== wip/sierra ==
Design convolution_stage2, start of the top module:
module convolution_stage2 (
          in1,
          in2,
          in3,
          in4,
          in5,
          in6,
          in7,
          in8,
          clk,
          rst,
          start,
          conv_out
  );
Size: ~7,200 cells after synthesis, roughly 8 flip-flops, roughly 810 I/O pins.
Settings: LEC_CHECK=0, CAP_MARGIN=20, CORE_MARGIN=8, CORE_UTILIZATION=55, PLACE_DENSITY_LB_ADDON=0.24, SETUP_SLACK_MARGIN=1.36, SLEW_MARGIN=15; clock period 11.1 ns.
run.sh (not shown) runs the stock make flow with config.mk's settings and CLKGATE_MAP_FILE=.
wip/sierra finished every stage; the final checks, however, were not passed, the failures being negative setup slack.
Inputs modified between wip/sierra and wip/onyx:
--- a/flow/config.mk
+++ b/flow/config.mk
@@ -7,7 +7,6 @@
 export LEC_CHECK = 0
 export CAP_MARGIN = 20
-export CORE_MARGIN = 8
-export CORE_UTILIZATION = 55
-export PLACE_DENSITY_LB_ADDON = 0.24
-export SETUP_SLACK_MARGIN = 1.36
-export SLEW_MARGIN = 15
+export CORE_MARGIN = 2
+export CORE_UTILIZATION = 45
+export GPL_TIMING_DRIVEN = 0
+export SLEW_MARGIN = 20
==> flow/constraint.sdc <==
create_clock -name core_clock -period 14.0 [get_ports {clk}]
set_input_delay 2.8000 -clock core_clock [delete_from_list [all_inputs] [get_ports {clk}]]
set_output_delay 2.8000 -clock core_clock [all_outputs]
set_load 0.01 [all_outputs]
==> results <==
Taking wip/sierra as the reference, in wip/onyx total number of sequential cells barely changed, core utilization dropped 19 points, number of non-clock inverters in the layout barely changed, wire length climbed 43%, worst setup slack after placement dropped 2.12 ns. Initial core utilization was lower in the run labelled wip/onyx. To summarise wip/onyx: no stage aborted, but the layout did not pass its checks, failing on antenna violations, negative setup slack. From wip/onyx to wip/sierra, clock-buffer cell count did not move at all.
Modified inputs, wip/juniper compared to wip/onyx
--- a/flow/config.mk
+++ b/flow/config.mk
@@ -7,6 +7,6 @@
 export LEC_CHECK = 0
 export CAP_MARGIN = 20
+export CELL_PAD_IN_SITES_GLOBAL_PLACEMENT = 3
 export CORE_MARGIN = 2
-export CORE_UTILIZATION = 45
-export GPL_TIMING_DRIVEN = 0
-export SLEW_MARGIN = 20
+export CORE_UTILIZATION = 27
+export SLEW_MARGIN = 10
Notes after the runs:
In wip/onyx the implementation ran to completion but is not tape-out ready, as the final checks report antenna violations, negative setup slack. The flow did not stop early for wip/juniper: all stages ran, and the layout cleared the timing, DRC and antenna checks.
Input changes introduced in wip/willow (baseline for comparison: wip/juniper):
--- a/flow/config.mk
+++ b/flow/config.mk
@@ -6,7 +6,11 @@
 export NUM_CORES = 4
 export LEC_CHECK = 0
+export ABC_AREA = 1
 export CAP_MARGIN = 20
-export CELL_PAD_IN_SITES_GLOBAL_PLACEMENT = 3
+export CORE_ASPECT_RATIO = 0.5
 export CORE_MARGIN = 2
-export CORE_UTILIZATION = 27
-export SLEW_MARGIN = 10
+export CORE_UTILIZATION = 67
+export CTS_CLUSTER_DIAMETER = 248
+export CTS_CLUSTER_SIZE = 100
+export SLEW_MARGIN = 20
+export TNS_END_PERCENT = 5
Notes after the runs:
Per the comparison of wip/willow with wip/juniper, hold slack saw a decrease, fraction of area in clock buffers and inverters now sits at about the same level, buffer and inverter count on the worst path has increased, post-route minimum period up 0.15 ns.
Number of flip-flops and latches: wip/juniper vs wip/willow identical
The following lists how wip/tundra was set up differently from wip/willow:
==> flow/config.mk <==
export PLATFORM = sky130hd
export DESIGN_NAME = convolution_stage2
export DESIGN_NICKNAME = convolution_stage2
export VERILOG_FILES = /design/flow/design.v
export SDC_FILE = /design/flow/constraint.sdc
export NUM_CORES = 4
export LEC_CHECK = 0
export CAP_MARGIN = 20
export CELL_PAD_IN_SITES_DETAIL_PLACEMENT = 1
export CELL_PAD_IN_SITES_GLOBAL_PLACEMENT = 1
export CORE_ASPECT_RATIO = 1.35
export CORE_MARGIN = 2
export CORE_UTILIZATION = 15
export CTS_CLUSTER_SIZE = 33
export GPL_ROUTABILITY_DRIVEN = 1
export HOLD_SLACK_MARGIN = 0.11
export MAX_ROUTING_LAYER = met4
export SLEW_MARGIN = 20
==> comparison <==
wip/tundra -> wip/willow: area fraction in compound gates after synthesis flat
Taking wip/willow as the reference, in wip/tundra minimum setup slack after placement dropped 0.21 ns, global routing met2 resource utilization dropped 38 points, site row count climbed 195, die size climbed 320%.
Compared to wip/willow, wip/tundra shows a narrower setup margin.
### wip/tundra -> wip/cedar
==> flow/config.mk <==
export PLATFORM = sky130hd
export DESIGN_NAME = convolution_stage2
export DESIGN_NICKNAME = convolution_stage2
export VERILOG_FILES = /design/flow/design.v
export SDC_FILE = /design/flow/constraint.sdc
export NUM_CORES = 4
export LEC_CHECK = 0
export ABC_AREA = 1
export CAP_MARGIN = 20
export CORE_ASPECT_RATIO = 0.5
export CORE_MARGIN = 2
export CORE_UTILIZATION = 40
export CTS_CLUSTER_DIAMETER = 342
export CTS_CLUSTER_SIZE = 100
export SETUP_SLACK_MARGIN = -1.33
export SLEW_MARGIN = 20
export TNS_END_PERCENT = 15
==> comparison <==
wip/cedar closes out successfully: all stages finished, all timing, DRC and antenna checks passed. Both conditions hold for wip/tundra: the flow ran to the end and the final layout passed the timing, DRC and antenna checks. Looking at met3 track demand over resource, wip/cedar sits above wip/tundra. When wip/cedar is measured against wip/tundra, its utilization turns out 28 points higher. Initial detailed-routing violation count on wip/cedar is behind wip/tundra. In the final reports, the cell area of wip/cedar is smaller than that of wip/tundra. Lower largest fanout on the critical path among wip/cedar and wip/tundra: wip/tundra. Comparing wip/cedar and wip/tundra, number of instances resized during post-cts repair is higher on wip/tundra. Vias: wip/cedar more than wip/tundra.
